==> flow/design.v <==
`timescale 1ns / 1ps
module main(
	input clk,
	input rst,
	input echo,
	input canal_serial_receptor,
	output canal_serial_transmisor,
	output servo1,
	output servo2,
	output servo3,
	output servo4,
	output servo5,
	output [7:0] leds,
	output trig,
	output [7:0] seg,
	output [3:0] an
    );	
		wire [8:0] distancia;
		wire [13:0] decimal;
		wire [7:0] ang_servo_1;
		wire [7:0] ang_servo_2;
		wire [7:0] ang_servo_3;
		wire [7:0] ang_servo_4;
		wire [7:0] ang_servo_5;
		assign leds = decimal[7:0];
		servo_pwm servo_pwm1 (
			.pos(ang_servo_1),  
			.clk(clk),
			.rst(rst),
			.servo_pulse(servo1)
		);
		servo_pwm servo_pwm2(
			.pos(ang_servo_2),  
			.clk(clk),
			.rst(rst),
			.servo_pulse(servo2)
		);
		servo_pwm servo_pwm3 (
			.pos(ang_servo_3),  
			.clk(clk),
			.rst(rst),
			.servo_pulse(servo3)
		);
		servo_pwm servo_pwm4 (
			.pos(ang_servo_4),  
			.clk(clk),
			.rst(rst),
			.servo_pulse(servo4)
		);
		servo_pwm servo_pwm5 (
			.pos(ang_servo_5),  
			.clk(clk),
			.rst(rst),
			.servo_pulse(servo5)
		);
		controlador_sensor_distancia controlador_sensor_distancia(
			.echo(echo),
			.clk(clk),
			.rst(rst),
			.distancia(distancia),
			.trig(trig)
		);
		controlador_etapa controlador_etapa(
			.distancia(distancia),
			.clk(clk),
			.rst(rst),
			.canal_serial_receptor(canal_serial_receptor),
			.decimal(decimal),
			.canal_serial_transmisor(canal_serial_transmisor),
			.ang_servo_1(ang_servo_1),
			.ang_servo_2(ang_servo_2),
			.ang_servo_3(ang_servo_3),
			.ang_servo_4(ang_servo_4),
			.ang_servo_5(ang_servo_5)
		);
		SevenSeg SevenSeg(
			.clk(clk),
			.rst(rst),
			.decimal({5'b00000, distancia}),
			.an(an),
			.seg(seg)
			);
endmodule
`timescale 1ns / 1ps
module servo_pwm(
  input [7:0] pos,
  input clk,  
  input rst,
  output reg servo_pulse
    );
  parameter ClkDiv = 195;     
  parameter init = 12'b000010001100;  
  reg [7:0] ClkCount;  
  reg ClkTick;
  reg [12:0] PulseCount;
  reg [11:0] count;
  always @(posedge clk) begin
	if (rst) ClkTick <= 0;
	else ClkTick <= (ClkCount==ClkDiv-2);
  end
  always @(posedge clk) begin
	if (rst) ClkCount <= 0;
	else if(ClkTick) ClkCount <= 0; else ClkCount <= ClkCount + 1;
  end
  always @(posedge clk) begin
	if (rst) PulseCount <= 0;
	else if(ClkTick) begin
		PulseCount <= PulseCount + 1;
		if (PulseCount == 5128) begin  
			PulseCount <= 0;
		end
	end
  end
  always @(*) count = init +  {4'b0000, pos} +  {4'b0000, pos} ;
  always @(posedge clk) begin
	if (rst) servo_pulse <= 0;
	else servo_pulse <= (PulseCount < count);
  end
endmodule
`timescale 1ns / 1ps
module controlador_sensor_distancia(
		input echo,
		input clk,
		input rst,
		output reg trig,
		output reg [18:0] distancia,
		output reg timeout,
		output reg [2:0] state,
		output [13:0] decimal
    );
	 parameter ENVIANDO_PULSO = 0, RECIBIENDO_PULSO = 1, ESPERANDO_PULSO = 2, EN_ESPERA = 3, DELAY= 4;
	 parameter tiempo10us = 500, TIMEOUT = 20000, TIEMPO_DELAY = 20000;
	 reg [35:0] contador_10us;
	 reg [35:0] contador_echo;
	 reg [35:0] contador_en_espera;
	 reg [18:0] distancia_temporal;
	 reg [30:0] contador_timeout;
	 reg [30:0] cont_delay;
	 reg [31:0] distancias_anteriores[4:0];
	 always @(posedge clk) begin : seq
		reg [18:0] distancia_v;
		reg  trig_v;
		distancia_v = distancia;
		trig_v = trig;
		if (rst) begin
			state = ENVIANDO_PULSO;
			contador_10us = 0;
			contador_echo = 0;
			contador_en_espera = 0;
			trig_v = 0;
			contador_timeout = 0;
			timeout = 0;
			distancia_v = 0;
			distancia_temporal = 0;
			cont_delay = 0;
			distancias_anteriores[0] = 0;
			distancias_anteriores[1] = 0;
			distancias_anteriores[2] = 0;
			distancias_anteriores[3] = 0;
			distancias_anteriores[4] = 0;
		end else if (state == ENVIANDO_PULSO) begin
			trig_v = 1;
			contador_10us = contador_10us + 1;
			if (contador_10us >= tiempo10us) begin
				trig_v = 0;
				contador_10us = 0;
				contador_timeout = 0;
				state = ESPERANDO_PULSO;
			end
		end else if (state == ESPERANDO_PULSO) begin
			contador_timeout = contador_timeout + 1;
			if (echo) begin
				state = RECIBIENDO_PULSO;
				contador_echo = 0;
			end else if (contador_timeout >= TIMEOUT) begin
				state = ENVIANDO_PULSO;
			end 
		end else if (state == RECIBIENDO_PULSO) begin
			contador_echo = contador_echo + 1;
			if (!echo) begin
				state = EN_ESPERA;
				contador_en_espera = 0;
			end
		end else if (state == EN_ESPERA) begin
			if(contador_en_espera < contador_echo) begin
				contador_en_espera = contador_en_espera + 2900;  
				distancia_temporal = distancia_temporal + 1;
			end
			else if (distancia_temporal < 35 && distancia_temporal >4) begin
				distancias_anteriores[0] = distancias_anteriores[1];
				distancias_anteriores[1] = distancias_anteriores[2];
				distancias_anteriores[2] = distancias_anteriores[3];
				distancias_anteriores[3] = distancias_anteriores[4];
				distancias_anteriores[4] = distancia_temporal - 1;
				if (distancias_anteriores[0] == distancias_anteriores[1] && 
					distancias_anteriores[1] == distancias_anteriores[2] && 
					distancias_anteriores[2] == distancias_anteriores[3] && 
					distancias_anteriores[3] == distancias_anteriores[4]) begin
					distancia_v = distancias_anteriores[4];
				end		
				distancia_temporal = 0;
				contador_echo = 0;
				contador_en_espera = 0;
				state = DELAY;
			end else begin
				distancia_temporal = 0;
				contador_echo = 0;
				contador_en_espera = 0;
				state = DELAY;
			end
		end
		else if (state == DELAY) begin
			if (cont_delay == TIEMPO_DELAY) begin
				state = ENVIANDO_PULSO;
				cont_delay = 0;
			end else cont_delay = cont_delay + 1;
		end
			distancia <= distancia_v;
		trig <= trig_v;
	end
	assign decimal = distancia;
endmodule
`timescale 1ns / 1ps
module controlador_etapa(
		input [8:0] distancia,  
		input clk,
		input rst,
		input canal_serial_receptor,
		output [13:0] decimal,
		output canal_serial_transmisor,
		output [7:0] ang_servo_1,
		output [7:0] ang_servo_2,
		output [7:0] ang_servo_3,
		output [7:0] ang_servo_4,
		output [7:0] ang_servo_5
    );
	 wire [7:0] recepcion_ang_2, recepcion_ang_3, recepcion_ang_4;
	 wire [8:0] distancia_para_mapear;
	 wire [7:0] distancia_mapeada;
	 assign distancia_para_mapear = (distancia >= 5) ?  distancia - 5: 0;
	 parameter x5cm = 0, z5cm = 110, x0cm = 0, z0cm = 0, y0cm = 0;
	 parameter xpunto = 127;
	 wire [7:0] ypunto;
	 parameter tiempo_espera = 1000;
	 parameter limite_distancia_superior = 14;
	 parameter limite_distancia_inferior = 4;
	 parameter BUSCANDO_SUBIENDO = 0, BUSCANDO_BAJANDO = 1, PESCANDO_OBJETO = 2, LEVANTANDO_OBJETO = 3,DEJANDO_OBJETO = 4, IDLE = 5;
	 reg [7:0] x, y, z;
	 reg [25:0] cont_x, cont_y;
	 reg [7:0] cont_angulo_y;
	 reg [25:0] cont_divider;
	 assign ang_servo_1 = cont_angulo_y;
	 assign ang_servo_2 = recepcion_ang_2;
	 assign ang_servo_3 = recepcion_ang_3;
	 assign ang_servo_4 = recepcion_ang_4;
	 assign ang_servo_5 = 128;
	 assign ypunto = cont_angulo_y > 128 ? 64 : 192;
	 wire tick_transmisor;
	 wire tick_receptor;
	 wire clk_div_transmisor;
	 wire clk_div_receptor;
	 reg [3:0] state;
	 assign decimal = state;
	 receptor_serial receptor_serial(
			.clk(clk),
			.rst(rst),
			.en(tick_receptor),
			.canal_serial(canal_serial_receptor),
			.angulo_servo_2(recepcion_ang_2),
			.angulo_servo_3(recepcion_ang_3),
			.angulo_servo_4(recepcion_ang_4)
		);
	transmisor_serial transmisor_serial(
		 .clk(clk),
		 .rst(rst),
		 .en(tick_transmisor),
		 .x(x),
		 .y(y),
		 .z(z),
		.canal_serial(canal_serial_transmisor)
    );
		clockDivider clockDivider_transmisor(
			.clock(clk),
			.rst(rst),
			.constante(16'd1000),
			.clk(clk_div_transmisor),
			.tick(tick_transmisor)
		);
		clockDivider clockDivider_receptor(
			.clock(clk),
			.rst(rst),
			.constante(16'd50),
			.clk(clk_div_receptor),
			.tick(tick_receptor)
		);
		ROM_mapeo_distancia ROM_mapeo_distancia(
			.distancia(distancia_para_mapear),
			.distancia_mapeada(distancia_mapeada)
		);
	 always @(posedge clk) begin : seq
		reg [7:0] x_v;
		reg [7:0] y_v;
		reg [7:0] z_v;
		reg [7:0] cont_angulo_y_v;
		reg [3:0] state_v;
		x_v = x;
		y_v = y;
		z_v = z;
		cont_angulo_y_v = cont_angulo_y;
		state_v = state;
		if (rst) begin
			x_v = 0;
			y_v = 0;
			z_v = 90;
			state_v = BUSCANDO_SUBIENDO;
			cont_divider = 0;
			cont_angulo_y_v = 0;
			cont_x = 0;
			cont_y = 0;
		end else
		case(state_v)
			BUSCANDO_SUBIENDO: begin
				cont_divider = cont_divider + 1;
				if (distancia <= limite_distancia_superior && distancia >= limite_distancia_inferior) begin
					state_v = PESCANDO_OBJETO;
					x_v = distancia_mapeada;
				end
				else if (cont_divider == tiempo_espera) begin
					cont_divider = 0;
					cont_angulo_y_v = cont_angulo_y_v + 1;
					if (cont_angulo_y_v == 255) state_v = BUSCANDO_BAJANDO;
				end
			end
			BUSCANDO_BAJANDO: begin
				cont_divider = cont_divider + 1;
				if (distancia <= limite_distancia_superior && distancia >= limite_distancia_inferior) begin
					state_v = PESCANDO_OBJETO;
					x_v = distancia_mapeada;
				end
				else if (cont_divider == tiempo_espera) begin
					cont_divider = 0;
					cont_angulo_y_v = cont_angulo_y_v - 1;
					if (cont_angulo_y_v == 0) state_v = BUSCANDO_SUBIENDO;
				end
			end
			PESCANDO_OBJETO: begin
				if (cont_x == tiempo_espera) begin
					cont_x = 0;
					if (x_v == distancia_mapeada) begin
						if (z_v == z0cm) begin
							state_v = LEVANTANDO_OBJETO;
						end else z_v = z_v - 1;
					end else x_v = x_v + 1;
				end else cont_x = cont_x + 1;
			end
			LEVANTANDO_OBJETO: begin
				if (cont_x == tiempo_espera) begin
					cont_x = 0;
					if (z_v == z5cm) begin
						if (x_v == x5cm) begin
							state_v = DEJANDO_OBJETO;
						end else x_v = x_v - 1;
					end else z_v = z_v + 1;
				end else cont_x = cont_x + 1;
			end
			DEJANDO_OBJETO: begin
				if (cont_x == tiempo_espera) begin
					if (x_v == xpunto) begin
						state_v = IDLE;
					end else if (x_v < xpunto) x_v = x_v + 1;
					else x_v = x_v -1;
				end else cont_x = cont_x + 1;
			end
			IDLE: begin
				if (cont_x == tiempo_espera) begin
					cont_x = 0;
					if (z_v == z5cm) begin
						if (x_v == x5cm) begin
							z_v = 90;
							state_v = BUSCANDO_SUBIENDO;
						end else x_v = x_v - 1;
					end else z_v = z_v + 1;
				end else cont_x = cont_x + 1;
			end
		endcase
		x <= x_v;
		y <= y_v;
		z <= z_v;
		cont_angulo_y <= cont_angulo_y_v;
		state <= state_v;
	end
endmodule
`timescale 1ns / 1ps
module receptor_serial(
		input clk,
		input rst,
		input en,
		input canal_serial,
		output reg [7:0] angulo_servo_1,
		output reg [7:0] angulo_servo_2,
		output reg [7:0] angulo_servo_3,
		output reg [7:0] angulo_servo_4,
		output reg [2:0] state
    );
	 reg [5:0] cont_data;
	 reg [6:0] cont_nivelacion;
	 reg [5:0] cont_50;
	 reg [1:0] cont_servo;
	 reg [31:0] data;
	 reg listo;
	 parameter STAND_BY = 3'b000, LEVELING_CLOCK = 3'b011, RECEIVING = 3'b001, HOLA = 3'b010;
	 parameter ciclo = 10;
	 parameter nivelacion = 14;
	 parameter num_datos = 8;
	 always @(posedge clk) begin : seq
		reg [7:0] angulo_servo_1_v;
		reg [7:0] angulo_servo_2_v;
		reg [7:0] angulo_servo_3_v;
		reg [7:0] angulo_servo_4_v;
		angulo_servo_1_v = angulo_servo_1;
		angulo_servo_2_v = angulo_servo_2;
		angulo_servo_3_v = angulo_servo_3;
		angulo_servo_4_v = angulo_servo_4;
	  if (rst) begin
		state = STAND_BY;
		cont_data = 0;
		cont_nivelacion = 1;
		cont_50 =ciclo;
		listo = 0;
		cont_servo =0;
		data = 0;
		angulo_servo_1_v = 0;
		angulo_servo_2_v = 0;
		angulo_servo_3_v = 0;
		angulo_servo_4_v = 0;
	  end else if (en) begin
		 if (listo) begin
			case(cont_servo)
				1: angulo_servo_1_v = data[7:0];
				2: angulo_servo_2_v = data[7:0];
				3: angulo_servo_3_v = data[7:0];
				0: angulo_servo_4_v = data[7:0];
			endcase
		 end
		 case(state)
			STAND_BY: begin
				if (!canal_serial) state = LEVELING_CLOCK;
			end
			LEVELING_CLOCK: begin
				if (cont_nivelacion == nivelacion) begin
					state = RECEIVING;
					cont_nivelacion = 1;
					cont_50 = ciclo;
				end else cont_nivelacion = cont_nivelacion + 1;
			end	
			RECEIVING: begin
				if (cont_50 == ciclo) begin
					cont_50 = 1;
					if (cont_data == num_datos) begin
						cont_servo = cont_servo + 1;
						state = STAND_BY;
						listo = 1;
						cont_data = 0;
					end else if (cont_data < num_datos) begin
						listo = 0;
						data[cont_data] = canal_serial;
						cont_data = cont_data + 1;
					end  
				end else cont_50 = cont_50 + 1;
			end
			HOLA: begin
				state = STAND_BY;
			end
		 endcase
	  end
		angulo_servo_1 <= angulo_servo_1_v;
		angulo_servo_2 <= angulo_servo_2_v;
		angulo_servo_3 <= angulo_servo_3_v;
		angulo_servo_4 <= angulo_servo_4_v;
	end
endmodule
`timescale 1ns / 1ps
module transmisor_serial(
		input clk,
		input rst,
		input en,  
		input [7:0] x,
		input [7:0] y,
		input [7:0] z,
		output reg canal_serial,
		output [13:0] decimal
    );
	 reg [5:0] cont_data;
	 reg [18:0] cont_delay;
	 reg state;
	 wire [29:0] data;
	 assign data = {1'b1,z,1'b0,1'b1,y,1'b0,1'b1,x,1'b0};
	 parameter IDLE = 1'b0, TR = 1'b1;
	 parameter DELAY_IDLE = 30;
	 always @(posedge clk) begin
		if (rst) begin
			state = TR;
			cont_data = 0;
			cont_delay = 0;
			canal_serial = 0;
		end else if (en) begin
		case(state)
			TR: begin
				canal_serial = data[cont_data];
				cont_data = cont_data + 1;
				if (cont_data ==30) begin
					cont_data = 0;
					state = IDLE;
				end
			end
			IDLE: begin
				canal_serial = 1;
				cont_delay = cont_delay + 1;
				if (cont_delay == DELAY_IDLE) begin  
					state = TR;
					cont_delay = 0;
				end
			end
		endcase
		end
	 end
	 assign decimal = cont_data;
endmodule
`timescale 1ns / 1ps
module clockDivider(
    input clock,
    input rst,
	 input [15:0] constante,
    output reg clk,
    output tick
    );
	reg [25:0] count;
	assign tick = (count == constante) && !clk;
	always @(posedge(clock)) begin
		if (rst) begin
			count <= 0;
			clk <= 0;
		end
		else if (count == constante) begin
			count <= 0;
			clk <= ~clk;
		end
		else begin
			count <= count + 1;
		end
	end
endmodule
`timescale 1ns / 1ps
`default_nettype none
module ROM_mapeo_distancia(distancia, distancia_mapeada);
input [8:0] distancia;
output reg [7:0] distancia_mapeada;
always @(*)
begin
	case (distancia)
		9'd0: distancia_mapeada = 0;
		9'd1: distancia_mapeada = 26;
		9'd2: distancia_mapeada = 51;
		9'd3: distancia_mapeada = 77;
		9'd4: distancia_mapeada = 102;
		9'd5: distancia_mapeada = 128;
		9'd6: distancia_mapeada = 153;
		9'd7: distancia_mapeada = 179;
		9'd8: distancia_mapeada = 204;
		9'd9: distancia_mapeada = 230;
		default: distancia_mapeada = 255;
	endcase
end
endmodule
`default_nettype wire
module SevenSeg(
		input clk,
		input rst,
		input [13:0] decimal,
		output [3:0] an,
		output [7:0] seg
    );
	 wire [15:0] bcd_out;
	 bcd decToBCD (
		.decimal(decimal),
		.bcd_out(bcd_out)
	 );
	 seven_seg BCDTo7Seg(
		.clk(clk),
		.rst(rst),
		.bcd_in(bcd_out),
		.seg(seg),
		.an(an)
	 );
endmodule
module bcd(
  decimal,
  bcd_out
);
  input 	 [13:0] decimal;
  output reg [15:0] bcd_out;
  reg [29:0] memreg;
  integer index;
  always @ (decimal) begin
    memreg [29:14] = 0;
    memreg [13:0] = decimal;
    for(index=0; index < 14; index = index+1)
      begin
        if(memreg[29:26] > 4) begin
          memreg[29:26] = memreg[29:26] + 3;
        end
        if(memreg[25:22] > 4) begin
          memreg[25:22] = memreg[25:22] + 3;
        end
        if(memreg[21:18] > 4) begin
          memreg[21:18] = memreg[21:18] + 3;
        end
        if(memreg[17:14] > 4) begin
          memreg[17:14] = memreg[17:14] + 3;
        end
        memreg = memreg << 1;
      end
    bcd_out = memreg[29:14];
  end
endmodule
module seven_seg(
	  clk,
	  rst,
	  bcd_in,
	  seg,
	  an
	);
  input 	[15:0]	bcd_in;
  input clk;
  input rst;
  output reg [7:0] seg;
  output [3:0] an;
	reg [15:0] disp_ctr;
	reg [6:0] sseg;
	reg [3:0] an_temp;
  	always @ (posedge(clk))
	begin
	  if (rst) begin
		disp_ctr = 0;
		an_temp = 4'b1111;
		sseg = 0;
		seg = 8'b11111111;
	  end else begin
		disp_ctr = disp_ctr + 1;
		if (disp_ctr >= 49999) begin
			an_temp = 4'b1110;
			sseg = bcd_in[3:0];
		end else if (disp_ctr <= 12499) begin
			an_temp = 4'b1101;
			sseg = bcd_in[7:4];
		end else if (disp_ctr <= 24999) begin
			an_temp = 4'b1011;
			sseg = bcd_in[11:8];
		end else if (disp_ctr <= 37499) begin
			an_temp = 4'b0111;
			sseg = bcd_in[15:12];
		end
		begin
		case(sseg)
			0:		seg = 8'b11000000;
			1:		seg = 8'b11111001;
			2:		seg = 8'b10100100;
			3:		seg = 8'b10110000;
			4:		seg = 8'b10011001;
			5:		seg = 8'b10010010;
			6:		seg = 8'b10000010;
			7:		seg = 8'b11111000;
			8:		seg = 8'b10000000;
			9:		seg = 8'b10011000;
			default:	seg = 8'b11111111;
		  endcase
		end
	  end
	end
	assign an = an_temp;
endmodule
==> flow/run.sh <==
#!/bin/bash
# the make line also repeats each setting of config.mk as NAME=value (left out here)
make -C /OpenROAD-flow-scripts/flow DESIGN_CONFIG=/design/flow/config.mk WORK_HOME=/design/flow/orfs CLKGATE_MAP_FILE= finish
==> flow/config.mk <==
export PLATFORM = sky130hd
export DESIGN_NAME = main
export DESIGN_NICKNAME = main
export VERILOG_FILES = /design/flow/design.v
export SDC_FILE = /design/flow/constraint.sdc
export NUM_CORES = 4
export LEC_CHECK = 0
export CAP_MARGIN = 20
export CELL_PAD_IN_SITES_DETAIL_PLACEMENT = 2
export CORE_MARGIN = 6
export CORE_UTILIZATION = 40
export GPL_TIMING_DRIVEN = 0
export MAX_ROUTING_LAYER = met4
export MIN_ROUTING_LAYER = met2
export PLACE_DENSITY = 0.93
export SLEW_MARGIN = 20
==> flow/constraint.sdc <==
create_clock -name core_clock -period 10.5 [get_ports {clk}]
set_input_delay 2.1000 -clock core_clock [delete_from_list [all_inputs] [get_ports {clk}]]
set_output_delay 2.1000 -clock core_clock [all_outputs]
set_load 0.01 [all_outputs]
==> results.txt, run 1 <==
Flow results.

- The run stopped with a tool error.
- According to the logs, the last stage reached was 5_1_grt.
- The tool reported: "[ERROR GRT-0116] Global routing finished with congestion. Check the congestion regions in the DRC Viewer".
- Per the synthesis report, the adder-cell share of the synthesized area is 6.10%.
- In this run the post-CTS setup repair buffer count came out at 0.
- The placeable core region is 92,100 sq um.
- The TritonCTS buffer count is 72.
- The sink count of the clock tree is 648.
- By area the synthesized netlist is led by sky130_fd_sc_hd__dfxtp_1 35%, sky130_fd_sc_hd__nor2_1 6.9%, sky130_fd_sc_hd__ha_1 6.1%.
- Measured along the y axis, the die boundary spans 317 um.
- Synthesis handed over a netlist of 4,647 instances.
- The final weighted congestion of routability-driven global placement is 0.984.
- The total of hold buffers inserted after clock tree synthesis is 0.
- In this run the deepest clock path goes through 3 buffers.
- The post-synthesis simple-gate area fraction is 27.4%.
- The synthesis run shows multiplexers occupying 3.67% of the cell area.
- The number of cells reported by Yosys stat comes to 4,647.
- Per the synth log, the flip-flop and latch total comes to 648.
- For this run, the chip area from Yosys synthesis comes to 37,300 sq um.
- Per the synth stats, the flop cell with the highest instance count is sky130_fd_sc_hd__dfxtp_1.
- The share of the synthesized netlist area taken by xor and xnor gates is 9.88%.
- The number of distinct standard cells referenced by the synthesized netlist is 111.
- Per the GRT congestion report, total overflow comes to 9,483.
- Logged for this run, the post-placement worst setup slack is 2.65 ns.
- The share of flip-flops with an asynchronous set or reset after synthesis is 0%.
- In this run the full chip footprint comes out at 101,000 sq um.
- The area fraction of the largest cell type after synthesis is 34.8%.
- The area of the mapped netlist is 37,300 sq um.
- The clock tree root buffer cell is sky130_fd_sc_hd__clkbuf_16.
- 31 I/O pins were placed.
- The number of instances in the placed design is 5,920.
- The H-tree generated during clock tree synthesis spans 3 levels.
- The number of input and output port buffers inserted is 24.
- The yosys synthesis warning count is 11.
- The commonest cells after synthesis are 690 x sky130_fd_sc_hd__nor2_1, 648 x sky130_fd_sc_hd__dfxtp_1, 365 x sky130_fd_sc_hd__nand2_1.
- The number of resized instances in the post-cts repair step is 0.
- The proportion of synthesized chip area in sequential cells is 34.8%.
- The die span in x is 317 um.
- The number of core rows is 111.
- The largest family of logic cells by area is simple AND/OR/NAND/NOR gates.
- In this run the mean area of a mapped cell was 8.03 sq um.
- The synthesized design contains 0 enable-type register cells.
- The core utilization before placement is 40.5%.
- The most popular library cell in the synthesized design by count is sky130_fd_sc_hd__nor2_1.
- Of the total synthesized cell area, the portion taken by AND-OR and OR-AND cells is 14.1%.
- The global-route usage over all layers is 107%.
- The cell type that accounts for the most area after synthesis is sky130_fd_sc_hd__dfxtp_1.
- The detailed placement HPWL is 224 mm.
[routing by layer]
| layer | global-route usage (%) | overflow |
|---|---|---|
| met1 | - | - |
| met2 | 104 | 3146 |
| met3 | 122 | 5144 |
| met4 | 88.1 | 1193 |
| met5 | - | - |
[through the flow]
step | cell area (sq um) | power [mW]
4_1_cts | 41700 | 5.63
2_1_floorplan | 37300 | 2.67
3_5_place_dp | 39200 | 2.80
3_3_place_gp | 39100 | 2.74
==> run 2: changes to the inputs <==
- ABC_AREA: default -> 1
- CELL_PAD_IN_SITES_DETAIL_PLACEMENT: 2 -> default
- CORE_MARGIN: 6 -> 2
- CORE_UTILIZATION: 40 -> 72
- GPL_TIMING_DRIVEN: 0 -> default
- MIN_ROUTING_LAYER: met2 -> default
- PLACE_DENSITY: 0.93 -> default
- PLACE_DENSITY_LB_ADDON: default -> 0.03
- SETUP_SLACK_MARGIN: default -> 1.22
- SLEW_MARGIN: 20 -> 5
- clock period: 10.5 -> 4.24 ns (I/O delays scaled with it)
==> run 2 against run 1 <==
Against the previous run:
- the run now finishes clean
- synthesized area decreased by 0.53%
- synthesized cell count is 12% higher
- die area is 47% lower
==> results.txt, run 2 <==
Flow results.

- sky130_fd_sc_hd__dfxtp_1 takes more of the synthesized area than any other cell.
- The first-pass GRT wire length is 145 mm.
- In this run the horizontal extent of the chip is 231 um.
- The number of core rows is 83.
- Per Yosys stat, the portion of area used by sequential elements is 34.9%.
- The tree is rooted in a sky130_fd_sc_hd__clkbuf_16.
- The number of cells on the worst hold path is 1.
- During placement, the flow inserted port buffers numbering 24.
- The post-route worst setup slack is 0.0786 ns.
- The origin of the worst setup path is controlador_sensor_distancia.distancia[7].
- Looking at the clock tree report, the H-tree level count equals 3.
- The cell-mix breakdown from Yosys lists the adder-cell area share as 6.13%.
- Dividing the detail-routed wire length by the instance count gives 15.2 um.
- In the final design database the tool counted 5,503 nets.
- The share of the synthesized netlist area taken by xor and xnor gates is 7.43%.
- The run finished with no timing, DRC or antenna violations.
- The worst-case IR drop observed on VDD is 0.365 mV.
- The initial antenna violation count is 0.
- The origin of the critical flop-to-flop path is controlador_sensor_distancia.distancia[7].
- The worst hold path endpoint is servo_pwm1.ClkTick.
- The tool warning count for the run is 86.
- The max-slew check reports its worst relative slack as 29.2%.
- The post-synth register bit count is 648.
- The worst path buffer plus inverter count is 8.
- The switching component of the power was reported as 2.68 mW.
- The routed via count divided by cell count is 5.87.
- Hold timing on the final database bottoms out at a slack of 0.436 ns.
- The vias after detailed routing is 35,500.
- The number of distinct standard cells referenced by the synthesized netlist is 76.
- The worst setup path is launched from a register.
- The post-placement cell area is 38,000 sq um.
- In this run, the synthesized area fraction spent on and/or/nand/nor cells is recorded as 28.7%.
- The global-route usage over all layers is 32.1%.
- The TritonCTS buffer count is 69.
- The category of the worst setup path capture point is a register.
- The final timing report derives a shortest allowable period of 4.16 ns.
- After the first detailed-routing iteration, the DRC count stood at 3,206.
- For reference, the final report shows the hold violation count at 0.
- The category of the most critical setup path is register to register.
- The flow reports that sequential cells draw 49.3% of the design power.
- The leakage power figure is 17.0 nW.
- The final clock skew is 0.0225 ns.
- The number of enable-type register cells in the synthesized netlist is 0.
- The latest clock arrival within the worst-skew pair is 0.61 ns.
- OpenROAD reports that the post-layout worst path occupies 98.1% of the period.
- The commonest cells after synthesis are 786 x sky130_fd_sc_hd__nand2_1, 703 x sky130_fd_sc_hd__inv_1, 648 x sky130_fd_sc_hd__dfxtp_1.
- The clock drives 648 sinks.
- The area of the mapped netlist is 37,100 sq um.
- The sequential logic power is 6.15 mW.
- The setup violation total in the final timing report is 0.
- The endpoint required time on the critical path is 4.73 ns.
- The max-cap check violation count is 0.
- Summed over its instances, the top area cell type makes up 34.9% of the synthesized netlist area.
- Before placement the cells fill 72.7% of the core.
- The number of cells on the worst reg-to-reg path is 35.
- The largest net degree at the start of global routing is 96.
- Counting the warning lines in the Yosys log gives 11.
- For reference, the clock transition at the flip-flops on the worst setup and hold paths is 0.07 ns.
- The TritonCTS clock tree is yes.
- Max-slew check failures listed in the final report amount to 0.
- The count of TritonRoute iterations in the first routing pass is 8.
- The slew at the pin closest to its max-slew limit is 1.05 ns.
- For this run the detailed placement stage logged an HPWL of 55.6 mm.
- The maximum achievable frequency is 0.240 GHz.
- Combinational logic is responsible for 2.1% of the overall power.
- Counting buffers and inverters, the worst setup path is 35 cells deep.
- 31 I/O pins were placed.
- The final weighted congestion recorded by global placement is 0.896.
- According to the timing report, the critical path is captured at SevenSeg.BCDTo7Seg.seg[0].
- The post-CTS hold buffer count recorded in the log is 0.
- The final cell area excluding filler cells is 42,600 sq um.
- The post-synthesis mux area share is 0%.
- Of the combinational cells, the family taking the most area is simple AND/OR/NAND/NOR gates.
- The cell family contributing the most delay on the critical path is simple AND/OR/NAND/NOR gates.
- The post-route antenna net violation count is 0.
- The most popular library cell in the synthesized design by count is sky130_fd_sc_hd__nand2_1.
- The worst hold path belongs to the class register to register.
- The completed layout was analyzed and its total power is 12.5 mW.
- The per-instance average area after synthesis is 7.15 sq um.
- Setup repair after global routing could not meet its margin everywhere.
- The total inserted antenna cells is 0.
- The end of the worst register-to-register path is SevenSeg.BCDTo7Seg.seg[0].
- The setup TNS is 0 ns.
- The area of the die is 53,400 sq um.
- The commonest register cell is sky130_fd_sc_hd__dfxtp_1.
- Looking at the power breakdown, the clock network takes 48.6% of the total.
- From synthesis to final layout, the design area changed by 14.6%.
- The synthesis report lists the most area-consuming cells as sky130_fd_sc_hd__dfxtp_1 35%, sky130_fd_sc_hd__nand2_1 7.9%, sky130_fd_sc_hd__inv_1 7.1%.
- In the routed design, unresolved DRC markers number 0.
- The worst-case register-to-register setup slack is 0.08 ns.
- The startpoint of the worst hold path is servo_pwm1.ClkCount[3].
- The via count of the first global-routing pass is 32,400.
- The most numerous cell type found on the critical path is sky130_fd_sc_hd__nand2_1.
- The buffer depth of the longest clock path is 3.
- The routed design has 92.1 mm of wire.
- The total overflow left after global routing is 0.
- Per the breakdown, switching nets consume 21.5% of all power.
- In this design, the stage delay of the slowest critical-path cell is 0.36 ns.
- The ratio of total power to cell area is 293 nW/um^2.
- Power attributed to the clock group is 6.05 mW.
- The worst slack at placement is 0.266 ns.
- The share of flip-flops with an asynchronous set or reset after synthesis is 0%.
- On the critical path, the stage with the largest delay is an instance of sky130_fd_sc_hd__dfxtp_2.
- The count of instantiated cells in the yosys netlist is 5,190.
- The placeable core region is 51,100 sq um.
- The critical path maximum fanout is 5.
- STA puts the critical path data arrival time at 4.65 ns.
- In the power breakdown, the internal column shows 9.78 mW.
- The complex-gate fraction of the synthesized area is 13.9%.
- Yosys reports a chip area of 37,100 sq um.
- The instance tally after logic synthesis is 5,190.
- The top contributor to total power is registers.
- Per report_power, the Combinational row totals 260 uW.
- The die is 231 um tall.
[run 2: per-stage QoR]
stage / utilization, % / cells
final: 83.3 / 6044
after floorplan: - / 5194
after global placement: 74.4 / 5797
after global routing: 83.3 / 6044
after detailed placement: 74.4 / 5797
after CTS: 81.1 / 6001
[run 2: repair_timing]
item / in CTS / in global routing
cloned: 3 / 2
pin swaps: 68 / 84
setup buffers: 83 / 41
gates resized: 122 / 191
setup endpoints to repair: 229 / 326
[run 2: layout make-up]
| cell class | count | area, sq um |
|---|---|---|
| Multi-Input combinational cell | 3693 | 22100 |
| Sequential cell | 648 | 13000 |
| Fill cell | 3283 | 8540 |
| Inverter | 736 | 2820 |
| Clock buffer | 103 | 2090 |
| Timing Repair Buffer | 169 | 1470 |
| Tap cell | 680 | 851 |
| Clock inverter | 15 | 175 |
[run 2: metal layers]
metal,GRT usage (%),share of wire (%),wire [um]
met5,-,0,0
met3,3.91,5.2,4810
met4,9.17,3.3,3020
met2,55.6,49,45600
met1,39.4,42,38700
==> run 3: changes to the inputs <==
- CELL_PAD_IN_SITES_GLOBAL_PLACEMENT: default -> 2
- CORE_ASPECT_RATIO: default -> 0.55
- CORE_MARGIN: 2 -> 3
- CORE_UTILIZATION: 72 -> 55
- HOLD_SLACK_MARGIN: default -> -0.01
- PLACE_DENSITY_LB_ADDON: 0.03 -> 0.28
- SETUP_SLACK_MARGIN: 1.22 -> default
- SLEW_MARGIN: 5 -> 20
- TNS_END_PERCENT: default -> 100
- clock period: 4.24 -> 10.0 ns (I/O delays scaled with it)
==> run 3 against run 2 <==
Against the previous run:
- the flow now stops in 3_1_place_gp_skip_io
- synthesized area unchanged
- die area increased by 33%
- synthesized cell count unchanged
==> results.txt, run 3 <==
Flow results.

- The proportion of synthesized chip area in sequential cells is 34.9%.
- The most popular library cell in the synthesized design by count is sky130_fd_sc_hd__nand2_1.
- The core utilization before placement is 56.5%.
- The area of the mapped netlist is 37,100 sq um.
- The vertical extent of the die is 199 um.
- The post-synthesis mux area share is 0%.
- Summing the areas of all xor and xnor instances in the mapped netlist gives 7.43% of the synthesized area.
- The placeable core region is 65,700 sq um.
- Dividing the synthesized area by the synthesized cell count gives 7.15 sq um.
- The die covers 70,800 sq um.
- The synthesized netlist devotes 28.7% of its cell area to simple gates.
- The dominant register cell is sky130_fd_sc_hd__dfxtp_1.
- The number of different library cells used by synthesis comes to 76.
- The first error in the log reads "[ERROR FLW-0024] Place density exceeds 1.0 (current PLACE_DENSITY_LB_ADDON =  0.28). Please check if the value of  PLACE_DENSITY_LB_ADDON is between 0 and 0.99".
- The commonest cells after synthesis are 786 x sky130_fd_sc_hd__nand2_1, 703 x sky130_fd_sc_hd__inv_1, 648 x sky130_fd_sc_hd__dfxtp_1.
- For this run, asynchronously set or reset flops after synthesis account for 0%.
- The arithmetic-cell share of the synthesized area counting full adders, half adders and majority gates is 6.13%.
- For reference, the top cells by area after synthesis are sky130_fd_sc_hd__dfxtp_1 35%, sky130_fd_sc_hd__nand2_1 7.9%, sky130_fd_sc_hd__inv_1 7.1%.
- The report lists the number of standard-cell rows as 69.
- Per the synthesis report, the dominant area consumer among library cells is sky130_fd_sc_hd__dfxtp_1.
- According to the floorplan report, the die width is 356 um.
- In the synthesized netlist, the number of instances is 5,190.
- The post-synthesis sequential element count is 648.
- In the synthesized netlist, the dominant kind of combinational cell is simple AND/OR/NAND/NOR gates.
- The stage where the flow stopped is 3_1_place_gp_skip_io.
- The number of enable-type register cells in the synthesized netlist is 0.
- In the Yosys report the total cell count is 5,190.
- For reference, compound AND-OR and OR-AND cells occupy 13.9% of the area reported after synthesis.
- The Yosys chip area is 37,100 sq um.
- The yosys synthesis warning count is 11.
- Summed over its instances, the top area cell type makes up 34.9% of the synthesized netlist area.
- The flow did not finish.
==> run 4: changes to the inputs <==
- ABC_AREA: 1 -> default
- CELL_PAD_IN_SITES_GLOBAL_PLACEMENT: 2 -> default
- CORE_ASPECT_RATIO: 0.55 -> default
- CORE_MARGIN: 3 -> 2
- CORE_UTILIZATION: 55 -> 70
- CTS_CLUSTER_DIAMETER: default -> 313
- CTS_CLUSTER_SIZE: default -> 14
- HOLD_SLACK_MARGIN: -0.01 -> default
- MAX_ROUTING_LAYER: met4 -> default
- PLACE_DENSITY_LB_ADDON: 0.28 -> default
- TNS_END_PERCENT: 100 -> default
- clock period: 10.0 -> 5.06 ns (I/O delays scaled with it)
==> run 4 against run 3 <==
Against the previous run:
- synthesized area is 0.54% higher
- now clean on timing, DRC and antenna
- die area is 22% lower
- synthesized cell count shrank 10%
==> results.txt, run 4 <==
Flow results.

- The flow ran to the end and the layout has no timing, DRC or antenna violations.
- The setup violation total in the final timing report is 0.
- The violation tally from detailed-route iteration zero is 2,010.
- The share of the synthesized netlist area taken by xor and xnor gates is 9.88%.
- The flow reports power dissipated in sequential cells as 5.19 mW.
- The number of cells on the worst hold path is 1.
- The timing report notes that buffer and inverter cells on the critical path total 5.
- Across the whole layout, storage elements account for 13,000 sq um.
- At the worst endpoint, the required time is 5.51 ns.
- TritonCTS built the clock tree.
- The clock tree root buffer cell is sky130_fd_sc_hd__clkbuf_16.
- The top contributor to total power is registers.
- The number of warnings in the stage logs is 87.
- Among all flip-flop cells after synthesis, the most frequent one is sky130_fd_sc_hd__dfxtp_1.
- The number of fillers in the final layout is 4,129.
- The data arrival time reported for the critical path is 5.30 ns.
- The top cell family by delay on the critical path is AND-OR/OR-AND gates.
- The shortest period the worst path allows is 4.85 ns.
- The timing report gives the biggest stage delay along the critical path as 0.39 ns.
- Before CTS, the worst setup slack after placement is -0.0606 ns.
- Leaving out buffers and inverters, the combinational logic in the layout accounts for 23,200 sq um.
- The final weighted congestion of routability-driven global placement is 0.911.
- Summed over all combinational cells, the power is 329 uW.
- In the routed netlist, the antenna diode instances number 0.
- The number of input and output port buffers inserted is 24.
- For this run, the chip area from Yosys synthesis comes to 37,300 sq um.
- During synthesis, Yosys emitted a total of 11 warnings.
- The slew at the pin closest to its max-slew limit is 1.02 ns.
- The chip occupies 55,200 sq um.
- Sorting the synthesized cells by area gives the leading types as sky130_fd_sc_hd__dfxtp_1 35%, sky130_fd_sc_hd__nor2_1 6.9%, sky130_fd_sc_hd__ha_1 6.1%.
- The via count of the first global-routing pass came to 29,300.
- The category of the most critical setup path is register to register.
- For this run, the number of standard cells in the final layout without fillers is 5,283.
- The post-placement cell area is 38,100 sq um.
- Dividing the final minimum period by the clock period gives 95.9%.
- The critical path capture point is SevenSeg.BCDTo7Seg.seg[0].
- In this run the vertical extent of the chip is 235 um.
- The internal power of the cells is 7.09 mW.
- The post-synthesis simple-gate area fraction is 27.4%.
- The maximum achievable frequency is 0.206 GHz.
- Counting tap cells, the placed design contains a total of 5,218 instances.
- The global-route usage over all layers is 27.7%.
- The share of total power consumed by net switching is 22.4%.
- The post-CTS hold buffer count recorded in the log is 0.
- By count the netlist is led by 690 x sky130_fd_sc_hd__nor2_1, 648 x sky130_fd_sc_hd__dfxtp_1, 365 x sky130_fd_sc_hd__nand2_1.
- The count of instantiated cells in the yosys netlist is 4,647.
- The die is 235 um wide.
- Per report_power, the Clock row totals 3.61 mW.
- No sink is reached through more buffers than the 3 on the longest clock path.
- The origin of the critical flop-to-flop path is controlador_sensor_distancia.distancia[7].
- The complex-gate fraction of the synthesized area is 14.1%.
- The first-pass GRT wire length is 136 mm.
- In this run, synthesis inferred 0 flip-flops with an integrated enable.
- The worst hold path endpoint is controlador_etapa.receptor_serial.state[0].
- The worst setup path is captured at a register.
- The launch point of the worst min-delay path is recorded as controlador_etapa.receptor_serial.state[0].
- The top fanout value on the critical path is 5.
- In this run the remaining antenna-violating nets after routing total 0.
- Pins over their slew limit in the final report were tallied at 0.
- The normalized max-slew margin is 31.8%.
- Yosys reports that the leading cell type by area covers 34.8% of the netlist area.
- The core region is 52,700 sq um.
- The report counts max-capacitance violations totalling 0.
- Relative to the synthesized area, the layout overhead comes to 6.76%.
- The total wire length is 79.2 mm.
- Per the post-synthesis report, the number of cells in the design is 4,647.
- The most popular library cell in the synthesized design by count is sky130_fd_sc_hd__nor2_1.
- The vias after detailed routing is 31,900.
- The worst-case IR drop observed on VDD is 0.306 mV.
- The clock network accounts for 39.6% of the total power.
- The sink count of the clock tree is 648.
- For this design the top-level I/O count stands at 31.
- For this run, design rule violations remaining after detail routing come to 0.
- STA classifies the critical path startpoint as a register.
- The post-route worst setup slack is 0.206 ns.
- Per the STA report, the cell with the highest stage delay on the worst path is sky130_fd_sc_hd__or3_4.
- Looking at area per cell type in the netlist, the leader is sky130_fd_sc_hd__dfxtp_1.
- For flop-to-flop paths, the worst setup slack is 0.21 ns.
- After synthesis the netlist holds a flip-flop and latch count of 648.
- In this run the mean area of a mapped cell was 8.03 sq um.
- The initial antenna violation count is 0.
- For reference, the top logic cell family by area is simple AND/OR/NAND/NOR gates.
- Entering global routing, the biggest net connects 107 pins.
- The tightest hold path in the finished design has a slack of 0.456 ns.
- In this run the worst setup path begins at controlador_sensor_distancia.distancia[7].
- The ratio of total power to cell area is 229 nW/um^2.
- In this run, distinct cell masters in the synthesized netlist total 111.
- The core utilization before placement is 70.9%.
- Combinational logic is responsible for 3.6% of the overall power.
- The routed via count divided by cell count is 6.04.
- For the completed layout, the total cell area is recorded as 39,800 sq um.
- The proportion of synthesized chip area in sequential cells is 34.8%.
- Across the routed clock network, the largest skew measured is 0.0235 ns.
- The clock reaches the later pin of the worst-skew pair after 0.61 ns.
- The maximum level of the CTS H-tree is 2.
- The detailed placement HPWL is 54.3 mm.
- In this run, CTS created clock tree buffers numbering 52.
- The type recorded for the worst min-delay path is register to register.
- The clock transition at the register clock pins on the worst setup and hold paths after CTS is 0.07 ns.
- The endpoint identified for the worst register-to-register timing path is SevenSeg.BCDTo7Seg.seg[0].
- The overall power is 9.14 mW.
- For this run the aggregate overflow at the end of global routing stands at 0.
- The share of flip-flops with an asynchronous set or reset after synthesis is 0%.
- The most numerous cell on the critical path is sky130_fd_sc_hd__inv_2.
- The final hold violation count recorded for this run is 0.
- The routed wirelength normalized by instance count is 15.0 um.
- The cell-mix breakdown from Yosys lists the adder-cell area share as 6.10%.
- The number of nets at the end of the flow is 4,781.
- The share of total power dissipated in sequential elements is 56.8%.
- The number of core rows is 84.
- The area of the mapped netlist is 37,300 sq um.
- For this design the static power due to leakage is 15.3 nW.
- Summed over all nets, the switching power comes to 2.05 mW.
- The first detailed-routing pass ran for 5 iterations.
- Logic depth along the worst register-to-register path is recorded as 26.
- Per the OpenROAD timing report, the critical path contains 26 cells.
- After synthesis, the share of cell area in mux cells is 3.67%.
==> run 4: layout make-up <==
class,count,share of cell area (%)
clock buffer,53,3.33
clock inverter,1,0.0283
inverter,167,1.57
multi-input combinational,3620,58.2
sequential,648,32.6
tap,688,2.16
timing repair buffer,106,2.18
==> run 4: metrics by stage <==
| step | util [%] | setup TNS [ns] |
|---|---|---|
| global placement | 72.4 | 0 |
| finish | 75.7 | 0 |
| global route | 75.7 | -0.0881 |
| CTS | 75.1 | 0 |
| detailed placement | 72.4 | -0.103 |
| floorplan | - | 0 |
==> run 4: timing repair <==
action,CTS,global route
setup buffers,0,10
gates resized,11,55
endpoints found under the hold margin,0,0
gates cloned,0,1
endpoints found under the setup margin,2,8
pin swaps,3,29
==> run 4: metal layers <==
layer / wire length [um] / part of all wire (%) / vias up / global-route usage [%]
li1: - / - / 16200 / -
met1: 37500 / 47 / 15000 / 37.9
met2: 37000 / 47 / 599 / 46.8
met3: 3020 / 3.8 / 113 / 2.73
met4: 1700 / 2.1 / 0 / 7.54
met5: 0 / 0 / - / 0
==> run 5: changes to the inputs <==
- CAP_MARGIN: 20 -> 30
- CELL_PAD_IN_SITES_GLOBAL_PLACEMENT: default -> 3
- CORE_UTILIZATION: 70 -> 24
- CTS_CLUSTER_DIAMETER: 313 -> default
- CTS_CLUSTER_SIZE: 14 -> 56
- MAX_ROUTING_LAYER: default -> met4
- SLEW_MARGIN: 20 -> 25
- TNS_END_PERCENT: default -> 85
- clock period: 5.06 -> 5.95 ns (I/O delays scaled with it)
==> run 5 against run 4 <==
Against the previous run:
- clock power rose by 47%
- total power rose by 9.9%
- clock skew rose by 0.0015 ns
- routed wire length rose by 27%
- synthesized cell count did not move
==> results.txt, run 5 <==
Flow results.

- Per the finish-stage timing summary, setup violations number 0.
- The per-instance average area after synthesis is 8.03 sq um.
- The pin closest to its max-slew limit shows a slew of 0.914 ns.
- The worst path buffer plus inverter count is 5.
- The latest clock arrival within the worst-skew pair is 0.68 ns.
- The number of fillers in the final layout is 16,700.
- Looking at the worst setup and hold paths, the clock pins of their registers show a slew of 0.05 ns.
- For reference, compound AND-OR and OR-AND cells occupy 14.1% of the area reported after synthesis.
- The share of the synthesized netlist area taken by xor and xnor gates is 9.88%.
- Of all power groups, the one with the highest power is the clock network.
- The routed design shows a via density per instance of 4.65.
- The tightest hold path in the finished design has a slack of 0.454 ns.
- The total stage count of the critical path is 27.
- The initial antenna violation count is 2.
- The flow ran to the end and the layout has no timing, DRC or antenna violations.
- The count of instantiated cells in the yosys netlist is 4,647.
- The setup check on the worst reg-to-reg path leaves a slack of 0.38 ns.
- The proportion of synthesized chip area in sequential cells is 34.8%.
- The final power report lists total power as 10.0 mW.
- The global-route usage over all layers is 13.0%.
- The sequential group share of total power is 44.0%.
- The core utilization of the finished layout is 27.6%.
- The script extracted a total leakage power of 15.9 nW.
- The routed layout has 31,200 vias.
- The post-synthesis sequential element count is 648.
- STA classifies the critical path startpoint as a register.
- The maximum achievable frequency is 0.180 GHz.
- The detailed placer reported the number of placed instances as 6,554.
- The area of the die is 159,000 sq um.
- The portion of total power attributed to combinational logic is 3.1%.
- The top cell family by delay on the critical path is AND-OR/OR-AND gates.
- Per the summary, power density relative to cell area is 235 nW/um^2.
- The worst slack at placement is 0.128 ns.
- The largest family of logic cells by area is simple AND/OR/NAND/NOR gates.
- The arrival time of data at the critical path endpoint is 6.09 ns.
- Per the OpenROAD floorplan log, the height of the die is 398 um.
- The internal power of the cells is 7.64 mW.
- The Yosys chip area is 37,300 sq um.
- The TritonCTS clock tree is yes.
- The first global-routing pass estimated 168 mm of wire.
- The setup TNS is 0 ns.
- The post-CTS hold buffer count recorded in the log is 0.
- The worst register-to-register path begins at controlador_sensor_distancia.distancia[6].
- Counting pins that exceed their max-slew limit in the final report gives 0.
- After layout, the worst path uses 93.6% of the clock period.
- The worst setup path is captured at a register.
- Yosys printed 11 warnings.
- The critical path capture point is SevenSeg.BCDTo7Seg.seg[0].
- The startpoint of the worst hold path is SevenSeg.BCDTo7Seg.sseg[4].
- The number of distinct standard cells referenced by the synthesized netlist is 111.
- The routed design uses 2.75 mm of met3 wire.
- The residual overflow from global routing is 0.
- Net switching is 23.9% of the power.
- The detailed router used layers up to and including met4.
- Summing the areas of all fa, ha and maj instances in the mapped netlist gives 6.10% of the synthesized area.
- Looking at the clock tree report, the root buffer type is sky130_fd_sc_hd__clkbuf_16.
- The max-cap check violation count is 0.
- For the worst setup path, the data required time is 6.47 ns.
- The worst hold path class is register to register.
- The capture point of the worst register-to-register path is recorded as SevenSeg.BCDTo7Seg.seg[0].
- For the completed layout, the total cell area is recorded as 42,600 sq um.
- The critical path's largest stage delay is 0.44 ns.
- The via count of the first global-routing pass is 30,700.
- The total net switching power is 2.40 mW.
- Setup repair after global routing left no endpoint under its margin.
- In this run the horizontal extent of the chip is 398 um.
- The area of placed instances is 39,700 sq um.
- Of the total synthesized cell area, the portion taken by AND, OR, NAND and NOR gates is 27.4%.
- The worst hold path endpoint is SevenSeg.BCDTo7Seg.sseg[4].
- Summing all multiplexer cells gives an area fraction of 3.67%.
- Summed over all combinational cells, the power is 307 uW.
- During I/O placement, the number of pins put on the boundary was 31.
- The normalized max-slew margin is 38.6%.
- In the post-route analysis, the smallest setup slack over all paths is 0.382 ns.
- The initialized floorplan defines 144 standard-cell rows.
- The placeable core region is 154,000 sq um.
- The dominant cell type by area after synthesis is sky130_fd_sc_hd__dfxtp_1.
- For the finished layout, the period the worst path requires is 5.57 ns.
- The length of routed wiring on met1 is 51.6 mm.
- Detailed placement ended at an HPWL of 68.1 mm.
- The buffer_ports step reported a buffer count of 24.
- The core utilization before placement is 24.2%.
- The buffer depth of the longest clock path is 3.
- For the sequential group, total power comes out at 4.42 mW.
- The total inserted antenna cells is 0.
- The number of cell instances on the worst register-to-register path is 27.
- Per the power-grid run, VDD falls by no more than 0.173 mV.
- Counting endpoints that fail hold in the final report gives 0.
- The top fanout value on the critical path is 9.
- The power consumed by the clock network is 5.31 mW.
- The slowest cell on the critical path is sky130_fd_sc_hd__dfxtp_1.
- Per the post-synthesis report, the number of cells in the design is 4,647.
- The category of the most critical setup path is register to register.
- The post-route antenna net violation count is 0.
- By area the synthesized netlist is led by sky130_fd_sc_hd__dfxtp_1 35%, sky130_fd_sc_hd__nor2_1 6.9%, sky130_fd_sc_hd__ha_1 6.1%.
- The final layout contains routed wiring with a total length of 101 mm.
- The count of TritonRoute iterations in the first routing pass is 5.
- The most popular library cell in the synthesized design by count is sky130_fd_sc_hd__nor2_1.
- The number of warnings in the stage logs is 83.
- The most critical setup path has its startpoint at controlador_sensor_distancia.distancia[6].
- The final clock skew is 0.0250 ns.
- The detailed router finished its first iteration with 1,199 violations.
- The share of Yosys cell area claimed by the top area cell type is 34.8%.
- Counting every sink on the clock net gives 648.
- Per the gpl log, the routability congestion estimate is 0.748.
- Entering global routing, the biggest net connects 83 pins.
- The area of the mapped netlist is 37,300 sq um.
- Counting flops with a built-in enable in the synthesized netlist gives 0.
- In the synthesized netlist the dominant register cell turns out to be sky130_fd_sc_hd__dfxtp_1.
- The number of cells on the worst hold path is listed as 1.
- The CTS report gives the tree buffer count as 90.
- The wire length on met2 is 44.4 mm.
- The number of nets at the end of the flow is 4,792.
- Between the synthesized netlist and the finished layout, the area growth was recorded as 14.2%.
- For this sky-water flow run, the detailed-routed wirelength per cell is reported as 15.0 um.
- Sorting the synthesized cells by how often they occur yields 690 x sky130_fd_sc_hd__nor2_1, 648 x sky130_fd_sc_hd__dfxtp_1, 365 x sky130_fd_sc_hd__nand2_1.
- The maximum level of the CTS H-tree is 3.
- TritonRoute reported its final design rule violation total as 0.
- The share of flip-flops with an asynchronous set or reset after synthesis is 0%.
- The share of total power dissipated in the clock network is 52.9%.
- The number of non-filler instances in the completed layout is 6,712.
## run 5: layer usage
metal | up-vias | global-route usage (%)
met5 | - | -
met4 | 0 | 3.09
met3 | 119 | 2.03
met2 | 280 | 20.2
met1 | 14500 | 17.7
li1 | 16300 | -
## run 5: what timing repair did
action | in CTS | in global routing
buffers inserted | 0 | 2
gates resized | 0 | 11
setup endpoints to repair | 0 | 6
## run 5: cell type report
type / count / area (sq um) / share of cell area [%]
Sequential cell: 648 / 13000 / 30.4
Clock inverter: 20 / 223 / 0.522
Multi-Input combinational cell: 3619 / 22900 / 53.8
Tap cell: 2044 / 2560 / 6.00
Timing Repair Buffer: 80 / 691 / 1.62
Inverter: 167 / 627 / 1.47
Clock buffer: 134 / 2630 / 6.17
==> run 6: changes to the inputs <==
- CAP_MARGIN: 30 -> 20
- CELL_PAD_IN_SITES_GLOBAL_PLACEMENT: 3 -> default
- CORE_UTILIZATION: 24 -> 66
- CTS_CLUSTER_SIZE: 56 -> default
- MAX_ROUTING_LAYER: met4 -> default
- SLEW_MARGIN: 25 -> 20
- TNS_END_PERCENT: 85 -> default
- clock period: 5.95 -> 6.05 ns (I/O delays scaled with it)
==> run 6 against run 5 <==
Against the previous run:
- still clean
- register-to-register slack improved by 0.02 ns
- utilization increased by 45 points
- synthesized area unchanged
- non-clock buffer count decreased by 24
- sequential power decreased by 2%
- combinational power decreased by 11%
- sequential share of layout area increased by 1.6 points
- fmax decreased by 1.4%
- clock-buffer cell count decreased by 32
- via count increased by 1.1%
- critical path type unchanged
- critical endpoint unchanged
- highest routed layer is now met5
==> results.txt, run 6 <==
Flow results.

- The flow ran to the end and the layout has no timing, DRC or antenna violations.
- The core utilization of the finished layout is 72.2%.
- Per report_power, the clock group accounts for 50.1% of the total.
- Sequential cells burn 46.9% of the power.
- The power report attributes to the combinational group a share of 2.9%.
- The run reported a max-capacitance violation count of 0.
- The top fanout value on the critical path is 9.
- The worst slack at placement is 0.0515 ns.
- The yosys synthesis warning count is 11.
- The startpoint of the worst hold path is SevenSeg.BCDTo7Seg.sseg[6].
- The repair_antennas step left the layout with diodes totalling 0.
- The leakage power figure is 15.6 nW.
- The total wire length is 77.8 mm.
- Summed over its instances, the top area cell type makes up 34.8% of the synthesized netlist area.
- Port buffering added 24 buffers.
- The proportion of synthesized chip area in sequential cells is 34.8%.
- The worst path buffer plus inverter count is 4.
- Dividing the detail-routed via count by the number of cells gives 5.87.
- Summing the areas of all and, or, nand and nor instances in the mapped netlist gives 27.4% of the synthesized area.
- According to the report, the first pass of detailed routing completed in 5 iterations.
- The slew at the pin closest to its max-slew limit is 0.999 ns.
- The routed layout has 31,600 vias.
- The top-level port count is 31.
- The post-synth register bit count is 648.
- The final weighted congestion of routability-driven global placement is 0.882.
- By area the synthesized netlist is led by sky130_fd_sc_hd__dfxtp_1 35%, sky130_fd_sc_hd__nor2_1 6.9%, sky130_fd_sc_hd__ha_1 6.1%.
- The number of nets at the end of the flow is 4,752.
- The setup TNS is 0 ns.
- The final count of hold timing violations is 0.
- The final clock skew is 0.0243 ns.
- TritonCTS built the clock tree.
- The final report lists the setup-violating endpoint count as 0.
- The total stage count of the critical path is 26.
- The shortest period the worst path allows is 5.64 ns.
- The synthesis-to-layout area growth is 8.63%.
- The routed wirelength normalized by instance count is 14.5 um.
- The dominant cell type by area after synthesis is sky130_fd_sc_hd__dfxtp_1.
- Measured along the x axis, the die boundary spans 242 um.
- The area of the mapped netlist is 37,300 sq um.
- Tracing the worst setup path back leads to its startpoint at controlador_sensor_distancia.distancia[6].
- Summing all multiplexer cells gives an area fraction of 3.67%.
- The number of core rows is 87.
- For the worst-skew pair, the clock arrives at the later sink with an insertion delay of 0.62 ns.
- The clock transition at the register clock pins on the worst setup and hold paths after CTS is 0.06 ns.
- Data on the critical path arrives at its endpoint at 6.10 ns.
- Per the post-synthesis stats, the area per cell is 8.03 sq um.
- The slowest cell on the critical path is sky130_fd_sc_hd__dfxtp_2.
- Detailed placement finished with a half-perimeter wire length of 52.5 mm.
- Entering global routing, the biggest net connects 97 pins.
- The via count of the first global-routing pass is 29,600.
- The commonest cells after synthesis are 690 x sky130_fd_sc_hd__nor2_1, 648 x sky130_fd_sc_hd__dfxtp_1, 365 x sky130_fd_sc_hd__nand2_1.
- For this run, asynchronously set or reset flops after synthesis account for 0%.
- Setup repair after global routing left no endpoint under its margin.
- The number of fillers in the final layout is 4,630.
- The cell-mix breakdown from Yosys lists the XOR/XNOR area share as 9.88%.
- The category of the worst setup path capture point is a register.
- sky130_fd_sc_hd__nor2_1 is the most common cell in the netlist.
- In this run, CTS created clock tree buffers numbering 74.
- The internal power of the cells is 7.22 mW.
- The category of the most critical setup path is register to register.
- Power attributed to sequential cells is 4.34 mW.
- Of the total power, the share spent switching nets is 22.0%.
- The combinational cell power is 272 uW.
- The endpoint identified for the worst register-to-register timing path is SevenSeg.BCDTo7Seg.seg[0].
- The register area is 13,000 sq um.
- The final-report max-slew violation count is 0.
- The largest family of logic cells by area is simple AND/OR/NAND/NOR gates.
- Detailed-route iteration 0 reported a violation count of 1,623.
- The layout report lists the multi-input gate area as 23,000 sq um.
- The kind of start point of the critical path is a register.
- The placeable core region is 56,200 sq um.
- The clock tree synthesis step divided the H-tree into 3 levels.
- The number of clock sinks came to 648.
- Per the power-grid run, VDD falls by no more than 0.304 mV.
- The complex-gate fraction of the synthesized area is 14.1%.
- The worst hold path class is register to register.
- According to the Yosys statistics, the synthesized design has a chip area of 37,300 sq um.
- The report gives the cell count of the worst hold path as 1.
- The number of distinct standard cells referenced by the synthesized netlist is 111.
- The clock tree root buffer cell is sky130_fd_sc_hd__clkbuf_16.
- The count of instantiated cells in the yosys netlist is 4,647.
- The post-route worst setup slack is 0.406 ns.
- For hold timing, the worst endpoint is SevenSeg.BCDTo7Seg.sseg[6].
- The worst register-to-register path has a setup slack of 0.41 ns.
- Counting cells, the worst reg-to-reg path comes to 26.
- The residual overflow from global routing is 0.
- The maximum achievable frequency is 0.177 GHz.
- Across all checked pins, the minimum headroom to the slew limit is 32.7%.
- The number of warnings in the stage logs is 85.
- The net switching power in the latest report is 2.04 mW.
- The most used flip-flop cell after synthesis is sky130_fd_sc_hd__dfxtp_1.
- The kind of cell with the highest combined delay along the critical path is AND-OR/OR-AND gates.
- The origin of the critical flop-to-flop path is controlador_sensor_distancia.distancia[6].
- The endpoint required time on the critical path is 6.51 ns.
- OpenROAD reports that the post-layout worst path occupies 93.3% of the period.
- The arithmetic-cell share of the synthesized area counting full adders, half adders and majority gates is 6.10%.
- Per the detail_route report, DRC violations left total 0.
- The number of enable-type register cells in the synthesized netlist is 0.
- Once detail routing completed, the nets flagged for antenna violations numbered 0.
- No sink is reached through more buffers than the 3 on the longest clock path.
- The power consumed by the clock network is 4.64 mW.
- According to the floorplan report, the total die area is 58,500 sq um.
- The initial antenna violation count is 1.
- The first global-routing pass estimated 136 mm of wire.
- The global-route usage over all layers is 26.2%.
- In this run the vertical extent of the chip is 242 um.
- The core utilization before placement is 66.4%.
- The critical path's largest stage delay is 0.47 ns.
- Counting every instance in the synthesized netlist gives 4,647.
- The critical path capture point is SevenSeg.BCDTo7Seg.seg[0].
- Looking at the group totals, the largest power group turns out to be the clock network.
- The report lists the power per cell area as 228 nW/um^2.
==> run 6: per-stage QoR <==
| step | area [sq um] | instances | total power [mW] | hold slack (ns) |
|---|---|---|---|---|
| floorplan | 37300 | 4651 | 4.63 | 0.421 |
| global placement | 37900 | 5245 | 4.71 | 0.435 |
| detailed placement | 37900 | 5245 | 4.71 | 0.438 |
| CTS | 40500 | 5379 | 9.35 | 0.453 |
| global route | 40500 | 5380 | 9.56 | 0.460 |
| finish | 40500 | 5380 | 9.26 | 0.450 |
==> run 6: routing by layer <==
layer	track usage (%)	vias up	wire length (um)
li1	-	16200	-
met1	34.6	14700	37000
met2	44.8	536	36400
met3	3.41	110	3060
met4	7.52	2	1460
met5	0	-	11
==> run 6: cell type report <==
| type | count | share of cell area, % |
|---|---|---|
| Tap cell | 756 | 2.33 |
| Sequential cell | 648 | 32.0 |
| Inverter | 167 | 1.55 |
| Multi-Input combinational cell | 3619 | 56.6 |
| Clock buffer | 102 | 5.28 |
| Clock inverter | 32 | 1.02 |
| Timing Repair Buffer | 56 | 1.20 |
==> run 6: what timing repair did <==
item	in CTS	in global routing
endpoints found under the setup margin	0	7
resized	0	14
hold buffers	0	0
buffers inserted	0	1
Power is estimated from default activity; no workload was simulated.
